== north ==
Design axi_slave, start of the top module:
module axi_slave #(
    parameter AXI_ID_WD   = 2,
    parameter AXI_DATA_WD = 32,
    parameter AXI_ADDR_WD = 32,
    parameter AXI_STRB_WD = 4
    )(
    input                      S_AXI_ACLK,
    input                      S_AXI_ARESETN,
    input  [AXI_ADDR_WD-1 : 0] S_AXI_AWADDR,
    input  [AXI_ID_WD-1   : 0] S_AXI_AWID,
    input  [1 : 0]             S_AXI_AWBURST,
    input  [2 : 0]             S_AXI_AWSIZE,
    input  [7 : 0]             S_AXI_AWLEN,
    input                      S_AXI_AWVALID,
    output                     S_AXI_AWREADY,
    input  [AXI_DATA_WD-1 : 0] S_AXI_WDATA,
    input  [AXI_STRB_WD-1 : 0] S_AXI_WSTRB,
    input                      S_AXI_WLAST,
    input                      S_AXI_WVALID,
    output                     S_AXI_WREADY,
    output [AXI_ID_WD-1   : 0] S_AXI_BID,
    output [1 : 0]             S_AXI_BRESP,
    output                     S_AXI_BVALID,
    input                      S_AXI_BREADY,
    input  [AXI_ADDR_WD-1 : 0] S_AXI_ARADDR,
    input  [AXI_ID_WD-1   : 0] S_AXI_ARID,
    input  [1 : 0]             S_AXI_ARBURST,
    input  [2 : 0]             S_AXI_ARSIZE,
    input  [7 : 0]             S_AXI_ARLEN,
    input                      S_AXI_ARVALID,
    output                     S_AXI_ARREADY,
    output [AXI_DATA_WD-1 : 0] S_AXI_RDATA,
    output                     S_AXI_RLAST,
    output [AXI_ID_WD-1   : 0] S_AXI_RID,
    output [1 : 0]             S_AXI_RRESP,
    output                     S_AXI_RVALID,
    input                      S_AXI_RREADY
    );
clock: 3.54 ns
lec_check: 0
abc_area: 1
cap_margin: 15
cell_pad_in_sites_detail_placement: 0
cell_pad_in_sites_global_placement: 0
core_margin: 2
core_utilization: 66
gpl_routability_driven: 1
min_routing_layer: met1
place_density_lb_addon: 0.06
setup_slack_margin: -0.18
slew_margin: 20
tns_end_percent: 65
run.sh (not shown) runs the stock make flow with config.mk's settings and CLKGATE_MAP_FILE=.
Final checks on north, whose flow otherwise completed, came back failing, citing setup timing.
[inputs] south vs north
- TNS_END_PERCENT: 65 -> unset
- PLACE_DENSITY_LB_ADDON: 0.06 -> unset
- MIN_ROUTING_LAYER: met1 -> unset
- CORE_UTILIZATION: 66 -> 52
- CAP_MARGIN: 15 -> 20
- PLACE_DENSITY: unset -> 0.5
- GPL_ROUTABILITY_DRIVEN: 1 -> unset
- SETUP_SLACK_MARGIN: -0.18 -> 1.45
- the clock period (ns, I/O delays scaled along): 3.54 -> 5.92
==> comparison <==
- Lower share of the core filled with cells goes to south over north.
- Compared with north, in south met1 usage in global routing went down by 8.1 points, antenna diode count rose by 1, post-place setup slack increased by 1.53 ns relative to the old numbers, power after layout shrank by 39%, maximum fanout count along the critical path saw a decrease.
- south reached the end of the flow, and the finished layout is clean on the timing, design-rule and antenna checks.
- The via count reported for south is lower than the one for north.
For east, these inputs were changed with respect to south:
- changing CORE_UTILIZATION from 52 to 72
- setting PLACE_DENSITY_LB_ADDON to 0.01 for the first time
- removing ABC_AREA (formerly 1)
- removing PLACE_DENSITY (formerly 0.5)
- changing SETUP_SLACK_MARGIN from 1.45 to 1.36
- setting CTS_CLUSTER_SIZE to 15 for the first time
- changing the clock period (ns, I/O delays scaled along) from 5.92 to 4.76
Results
south: PASS, flow complete, no timing, DRC or antenna violations
east: all stages done; final checks FAILED (setup timing).
When east is measured against south, its register-to-register slack turns out 0.29 ns lower.
east vs. south: number of optimization iterations in the first detailed-route pass has increased; via count has decreased; cell count has decreased.

* * *

## alpha
Starting RTL as in the previous note.
## axi_slave
module axi_slave #(
    parameter AXI_ID_WD   = 2,
    parameter AXI_DATA_WD = 32,
    parameter AXI_ADDR_WD = 32,
    parameter AXI_STRB_WD = 4
    )(
    input                      S_AXI_ACLK,
    input                      S_AXI_ARESETN,
    input  [AXI_ADDR_WD-1 : 0] S_AXI_AWADDR,
    input  [AXI_ID_WD-1   : 0] S_AXI_AWID,
    input  [1 : 0]             S_AXI_AWBURST,
    input  [2 : 0]             S_AXI_AWSIZE,
    input  [7 : 0]             S_AXI_AWLEN,
    input                      S_AXI_AWVALID,
    output                     S_AXI_AWREADY,
    input  [AXI_DATA_WD-1 : 0] S_AXI_WDATA,
    input  [AXI_STRB_WD-1 : 0] S_AXI_WSTRB,
    input                      S_AXI_WLAST,
    input                      S_AXI_WVALID,
    output                     S_AXI_WREADY,
    output [AXI_ID_WD-1   : 0] S_AXI_BID,
    output [1 : 0]             S_AXI_BRESP,
    output                     S_AXI_BVALID,
    input                      S_AXI_BREADY,
    input  [AXI_ADDR_WD-1 : 0] S_AXI_ARADDR,
    input  [AXI_ID_WD-1   : 0] S_AXI_ARID,
    input  [1 : 0]             S_AXI_ARBURST,
    input  [2 : 0]             S_AXI_ARSIZE,
    input  [7 : 0]             S_AXI_ARLEN,
    input                      S_AXI_ARVALID,
    output                     S_AXI_ARREADY,
    output [AXI_DATA_WD-1 : 0] S_AXI_RDATA,
    output                     S_AXI_RLAST,
    output [AXI_ID_WD-1   : 0] S_AXI_RID,
    output [1 : 0]             S_AXI_RRESP,
    output                     S_AXI_RVALID,
    input                      S_AXI_RREADY
    );
clock: 4.76 ns
lec_check: 0
cap_margin: 5
cell_pad_in_sites_detail_placement: 0
cell_pad_in_sites_global_placement: 0
core_margin: 2
core_utilization: 72
cts_cluster_diameter: 105
cts_cluster_size: 15
hold_slack_margin: -0.06
place_density: 0.61
slew_margin: 40
tns_end_percent: 65
| alpha | all stages done | FAIL | negative setup slack |
Changes in beta relative to alpha:
Settings: removing TNS_END_PERCENT (formerly 65); changing SLEW_MARGIN from 40 to 30.
Notes after the runs:
In beta, met1 global-route usage is higher than in alpha.
beta: complete, dirty (negative setup slack)
Final clock period utilization by the worst path in beta is 0.45 points lower than in alpha
Final worst hold slack essentially unchanged between beta and alpha.
Final critical-path setup slack improves in beta relative to alpha.
beta vs alpha, number of logic stages on the critical path including buffering went down by 1.
In beta, the top achievable clock speed came out 0.39% above the value in alpha.
Utilization down 0.16 points in beta wrt alpha
On register-to-register slack, beta does worse than alpha.
As far as cell leakage power is concerned, beta and alpha perform about the same.
In terms of total power, beta and alpha differ only marginally.
A worst-path cell with the longest stage delay of sky130_fd_sc_hd__mux4_2 is what alpha shows, while sky130_fd_sc_hd__edfxtp_1 belongs to beta.
Modified inputs, gamma compared to beta
Settings: SLEW_MARGIN changed from 30 to 20; HOLD_SLACK_MARGIN changed from -0.06 to -0.1; CAP_MARGIN changed from 5 to 10; CTS_CLUSTER_DIAMETER changed from 105 to 88; TNS_END_PERCENT newly set to 5.
## What came out
- The final report for gamma shows a completed flow and a layout that fails verification, specifically negative setup slack.
- Compared with beta, in gamma final-layout setup total negative slack saw an increase; final critical-path setup slack now larger; total power went down 1.3%.
- Against beta, gamma comes in 581 lower on via count.
Modified inputs, delta compared to gamma
Settings: HOLD_SLACK_MARGIN no longer set, was -0.1; CAP_MARGIN now 5, was 10; CTS_CLUSTER_DIAMETER no longer set, was 88; TNS_END_PERCENT no longer set, was 5.
- [flow] gamma | stages: complete | final checks: fail | reason: negative setup slack
- Layout checks on delta: not met. Flow itself completed; violations: negative setup slack.
- Of gamma and delta, delta shows the higher cell area, with gamma below it.
- Relative to gamma, delta degrades wire length of the first global-routing pass.
- Summary of the comparison: global-route usage is higher in delta, relative to gamma.
- The final reports for delta and gamma show setup slack after layout lower in the former.
- gamma -> delta: clock power increased by more than a quarter
- Diff gamma -> delta | met3 routing resource usage after global routing | increase of 1.9 points
- Post-synthesis instance area came out exactly the same in gamma and delta.
- gamma ended up with S_AXI_RDATA[12] as its last element of the critical path; delta ended up with S_AXI_RDATA[2].
Modified inputs, epsilon compared to delta
Settings: CTS_CLUSTER_SIZE no longer set, was 15; CAP_MARGIN now 20, was 5; CTS_CLUSTER_DIAMETER now 103, previously not set; PLACE_DENSITY now 0.5, was 0.61.
## What came out
In epsilon the implementation completed, yet the final layout does not meet the checks, the culprit being negative setup slack. In epsilon the met2 usage in global routing turned out 1.3 points higher than in delta. On number of placed instances, taps included, epsilon and delta are neck and neck. Sort epsilon and delta by sequential power share, ascending, and epsilon comes first. Lower routed wire length was reported by delta, not epsilon. Compared with delta, epsilon shows a wire length of the first global-routing pass that is 4.9 mm higher.
Power figures rest on the tool's default switching activity, not on a simulated workload.
